==> branch tundra: inputs <==
## APB_TOP
module APB_TOP(
    input PCLK, PRESETn,
    input ST, WEN,
    input [8:0] APB_WADRS, APB_RADRS,
    input [7:0] APB_WDATA,
    output [7:0] APB_RDATA_OUT,
    output PSLVERR
);
Settings: LEC_CHECK=0, ABC_AREA=1, CAP_MARGIN=20, CELL_PAD_IN_SITES_DETAIL_PLACEMENT=2, CELL_PAD_IN_SITES_GLOBAL_PLACEMENT=1, CORE_MARGIN=2, CORE_UTILIZATION=50, CTS_CLUSTER_DIAMETER=140, GPL_ROUTABILITY_DRIVEN=1, GPL_TIMING_DRIVEN=0, MIN_ROUTING_LAYER=met2, PLACE_DENSITY_LB_ADDON=0.13, SLEW_MARGIN=20; clock period 3.27 ns.
run.sh (not shown) runs the stock make flow with config.mk's settings and CLKGATE_MAP_FILE=.
==> branch cedar (differences from branch tundra) <==
Settings changed: ABC_AREA 1 to unset, CAP_MARGIN 20 to 5, CELL_PAD_IN_SITES_GLOBAL_PLACEMENT 1 to unset, CORE_UTILIZATION 50 to 46, CTS_CLUSTER_DIAMETER 140 to unset, GPL_ROUTABILITY_DRIVEN 1 to 0, GPL_TIMING_DRIVEN 0 to unset, PLACE_DENSITY_LB_ADDON 0.13 to unset, SETUP_SLACK_MARGIN set to 1.0, TNS_END_PERCENT set to 5.
==> flow/constraint.sdc (replaced) <==
create_clock -name core_clock -period 2.7 [get_ports {PCLK}]
set_input_delay 0.5400 -clock core_clock [delete_from_list [all_inputs] [get_ports {PCLK}]]
set_output_delay 0.5400 -clock core_clock [all_outputs]
set_load 0.01 [all_outputs]
==> notes <==
- In branch cedar the synthesized area is lower than in branch tundra, by about 5%.
- Of branch cedar and branch tundra, branch tundra has the higher synthesized cell count (gap about 44%, measured against branch tundra).
- Between branch cedar and branch tundra, the lower die area is in branch tundra (gap about 3.2%, measured against branch tundra).
- Branch cedar finished but fails on setup timing. Branch tundra never finished: it broke off in global routing (5_1_grt) on GRT-0116.

---

==> branch nickel: inputs <==
==> flow/design.v <==
module APB_MASTER(PCLK,PRESETn,PREADY,ST,WEN,APB_WADRS,APB_RADRS,APB_WDATA,PRDATA,PSEL,PLSVERR,PENABLE,PWRITE,PADDR,PWDATA,APB_RDATA_OUT);
input ST,WEN;
input [8:0] APB_WADRS,APB_RADRS;
input [7:0] APB_WDATA;
output [7:0] APB_RDATA_OUT;
input PCLK,PRESETn,PREADY;
input [7:0] PRDATA;
output reg PSEL,PLSVERR;
output reg PENABLE,PWRITE;
output reg [8:0] PADDR;
output reg [7:0] PWDATA;
reg [1:0] PS,NS;
localparam  IDLE=2'b00,
            SETUP=2'b01,
            ACCESS=2'b10;
reg setup_error;
reg invalid_setup_error;
reg [7:0] rdata;
assign APB_RDATA_OUT = rdata;
always @(posedge PCLK)
begin
    if(!PRESETn)
        PS<=IDLE;
    else
        PS<=NS;
end
always @(*)
begin
    case(PS)
        IDLE:
        begin
            if(ST)
            begin
                NS=SETUP;
            end
            else
            begin
                NS=IDLE;
            end
        end
        SETUP:
        begin
            NS=ACCESS;
        end
        ACCESS:
        begin
            if(!PREADY)
                NS=ACCESS;
            else
            begin
                if(ST)
                    NS=SETUP;
                else
                    NS=IDLE;
            end
        end
        default:NS=IDLE;
    endcase
end
always @(posedge PCLK)
begin
    if(!PRESETn)
    begin
        PSEL     <= 0;
        PENABLE  <= 0;
        PWRITE   <= 0;
        PADDR    <= 0;
        PWDATA   <= 0;
    end
    else
    case(NS)
        IDLE:
        begin
            PSEL     <= 0;
            PENABLE  <= 0;
            PWRITE   <= 0;
            PADDR    <= 0;
            PWDATA   <= 0;
        end
        SETUP:
        begin
            PSEL    <= 1;
            PENABLE <= 0;
            PWRITE  <= WEN;
            PADDR   <= WEN ? APB_WADRS : APB_RADRS;
            PWDATA  <= APB_WDATA;
        end
        ACCESS:
        begin
            PSEL    <= 1;
            PENABLE <= 1;
        end
        default:
        begin
            PSEL     <= 0;
            PENABLE  <= 0;
            PWRITE   <= 0;
            PADDR    <= 0;
            PWDATA   <= 0;
        end
    endcase
end
always @(posedge PCLK)
begin
    if(!PRESETn)
        rdata <= 0;
    else if (PS == ACCESS && !PWRITE && PREADY)
        rdata <= PRDATA;
end
always @(*)
begin
    if (PADDR > 9'h03F)
        setup_error = 1'b1;
    else
        setup_error = 1'b0;
    invalid_setup_error = setup_error;
end
always @(posedge PCLK)
begin
    if(!PRESETn)
        PLSVERR <= 0;
    else
        PLSVERR <= invalid_setup_error;
end
endmodule
module APB_SLAVE(
 input PCLK,PRESETn,
 input PSEL,PENABLE,PWRITE,
 input [7:0]PADDR,PWDATA,
 output [7:0]PRDATA,
 output reg PREADY );
reg [7:0] mem [0:63];
assign PRDATA = (PADDR < 8'd64) ? mem[PADDR[5:0]] : 8'h00;
always @(*)
begin
 if(!PRESETn)
      PREADY = 0;
 else if(PSEL && PENABLE)
      PREADY = 1;
 else
      PREADY = 0;
end
always @(posedge PCLK)
begin
 if(PREADY && PWRITE && (PADDR < 8'd64))
      mem[PADDR[5:0]] <= PWDATA;
end
endmodule
module APB_TOP(
    input PCLK, PRESETn,
    input ST, WEN,
    input [8:0] APB_WADRS, APB_RADRS,
    input [7:0] APB_WDATA,
    output [7:0] APB_RDATA_OUT,
    output PSLVERR
);
    wire PSEL, PENABLE, PWRITE, PREADY;
    wire [8:0] PADDR;
    wire [7:0] PWDATA, PRDATA;
    APB_MASTER MASTER_INST (
        .PCLK(PCLK),
        .PRESETn(PRESETn),
        .PREADY(PREADY),
        .ST(ST),
        .WEN(WEN),
        .APB_WADRS(APB_WADRS),
        .APB_RADRS(APB_RADRS),
        .APB_WDATA(APB_WDATA),
        .PRDATA(PRDATA),
        .PSEL(PSEL),
        .PLSVERR(PSLVERR),
        .PENABLE(PENABLE),
        .PWRITE(PWRITE),
        .PADDR(PADDR),
        .PWDATA(PWDATA),
        .APB_RDATA_OUT(APB_RDATA_OUT)
    );
    APB_SLAVE SLAVE_INST (
        .PCLK(PCLK),
        .PRESETn(PRESETn),
        .PSEL(PSEL),
        .PENABLE(PENABLE),
        .PWRITE(PWRITE),
        .PADDR(PADDR[7:0]),  
        .PWDATA(PWDATA),
        .PRDATA(PRDATA),
        .PREADY(PREADY)
    );
endmodule
==> flow/run.sh <==
#!/bin/bash
# the make line also repeats each setting of config.mk as NAME=value (left out here)
make -C /OpenROAD-flow-scripts/flow DESIGN_CONFIG=/design/flow/config.mk WORK_HOME=/design/flow/orfs CLKGATE_MAP_FILE= finish
==> flow/config.mk <==
export PLATFORM = sky130hd
export DESIGN_NAME = APB_TOP
export DESIGN_NICKNAME = APB_TOP
export VERILOG_FILES = /design/flow/design.v
export SDC_FILE = /design/flow/constraint.sdc
export NUM_CORES = 4
export LEC_CHECK = 0
export ABC_AREA = 1
export CAP_MARGIN = 0
export CELL_PAD_IN_SITES_GLOBAL_PLACEMENT = 3
export CORE_ASPECT_RATIO = 0.66
export CORE_MARGIN = 5
export CORE_UTILIZATION = 40
export CTS_CLUSTER_SIZE = 71
export GPL_TIMING_DRIVEN = 0
export HOLD_SLACK_MARGIN = 0.03
export MAX_ROUTING_LAYER = met4
export MIN_ROUTING_LAYER = met2
export PLACE_DENSITY_LB_ADDON = 0.24
export SLEW_MARGIN = 40
export TNS_END_PERCENT = 80
==> flow/constraint.sdc <==
create_clock -name core_clock -period 2.7 [get_ports {PCLK}]
set_input_delay 0.5400 -clock core_clock [delete_from_list [all_inputs] [get_ports {PCLK}]]
set_output_delay 0.5400 -clock core_clock [all_outputs]
set_load 0.01 [all_outputs]
==> branch pepper: changes against branch nickel <==
- CORE_MARGIN: 5 -> 3
- CTS_CLUSTER_SIZE: 71 -> default
- HOLD_SLACK_MARGIN: 0.03 -> default
- TNS_END_PERCENT: 80 -> 55
==> branch lagoon: changes against branch nickel <==
- ABC_AREA: 1 -> default
- CAP_MARGIN: 0 -> 20
- CELL_PAD_IN_SITES_GLOBAL_PLACEMENT: 3 -> default
- CORE_ASPECT_RATIO: 0.66 -> default
- CORE_MARGIN: 5 -> 2
- CORE_UTILIZATION: 40 -> 70
- CTS_CLUSTER_SIZE: 71 -> 40
- GPL_TIMING_DRIVEN: 0 -> default
- HOLD_SLACK_MARGIN: 0.03 -> -0.1
- MAX_ROUTING_LAYER: met4 -> default
- MIN_ROUTING_LAYER: met2 -> default
- PLACE_DENSITY_LB_ADDON: 0.24 -> default
- SETUP_SLACK_MARGIN: default -> 0.59
- SLEW_MARGIN: 40 -> 20
- TNS_END_PERCENT: 80 -> default
==> flow/constraint.sdc (replaced) <==
create_clock -name core_clock -period 2.07 [get_ports {PCLK}]
set_input_delay 0.4140 -clock core_clock [delete_from_list [all_inputs] [get_ports {PCLK}]]
set_output_delay 0.4140 -clock core_clock [all_outputs]
set_load 0.01 [all_outputs]
==> GITHUB_STEP_SUMMARY <==
### Metrics collected by this job

| Metric | Value |
|---|---|
| # rows | 63 |
| Num CTS Buffers | 52 |
| Status | failed layout checks |
| Placed Instances | 1584 |
| Placer Congestion | 0.8452 |
| Post-synth area from yosys stat | 21250 um^2 |
| SO Faults | negative setup slack |
| Final Setup Violations | 129 |
| Syn Inst Count | 1085 |
| Final worst slack | -0.4171 ns |
| Met1 Resource Use GR | 0.4856 |
The numbers above come from branch lagoon.

==> GITHUB_STEP_SUMMARY <==
### Metrics collected by this job

| Metric | Value |
|---|---|
| Top Usage Layer GRT | met3 |
| Placer Congestion | 0.9824 |
| Met1 Resource Use GR | 0 |
| Synth Area in Simple Gates | 0.2280 |
| Num CTS Buffers | 55 |
| Number of cells in Yosys stat | 1937 |
| Post-synth area from yosys stat | 22360 um^2 |
| XOR Share, Synth | 0 |
| Status | did not finish |
| # resized after CTS | 37 |
| Syn. warnings | 2 |
| Last stage | 5_1_grt |
| Placed Instances | 2738 |
| Syn Inst Count | 1937 |
| Post-CTS setup buffer count | 1 |
| # rows | 70 |
| Error msg | [ERROR GRT-0116] Global routing finished with congestion. Check the congestion regions in the DRC Viewer. |
The numbers above come from branch nickel.

==> GITHUB_STEP_SUMMARY <==
### Metrics collected by this job

| Metric | Value |
|---|---|
| Status | failed layout checks |
| Sequential power | 9340 uW |
| Final Setup Violations | 363 |
| Placed Instances | 2727 |
| SO Faults | negative setup slack |
| Post-synth area from yosys stat | 22360 um^2 |
| Met1 Resource Use GR | 0 |
| Placer Congestion | 1.084 |
| Num CTS Buffers | 53 |
| Final worst slack | -0.2689 ns |
| Worst hold stages | 3 |
| Sequential area share after synthesis | 0.7215 |
| Launch point of the worst path | PRESETn |
| Adder Area Share | 0.001119 |
| Syn Inst Count | 1937 |
The numbers above come from branch pepper.

Power is estimated from default activity; no workload was simulated.
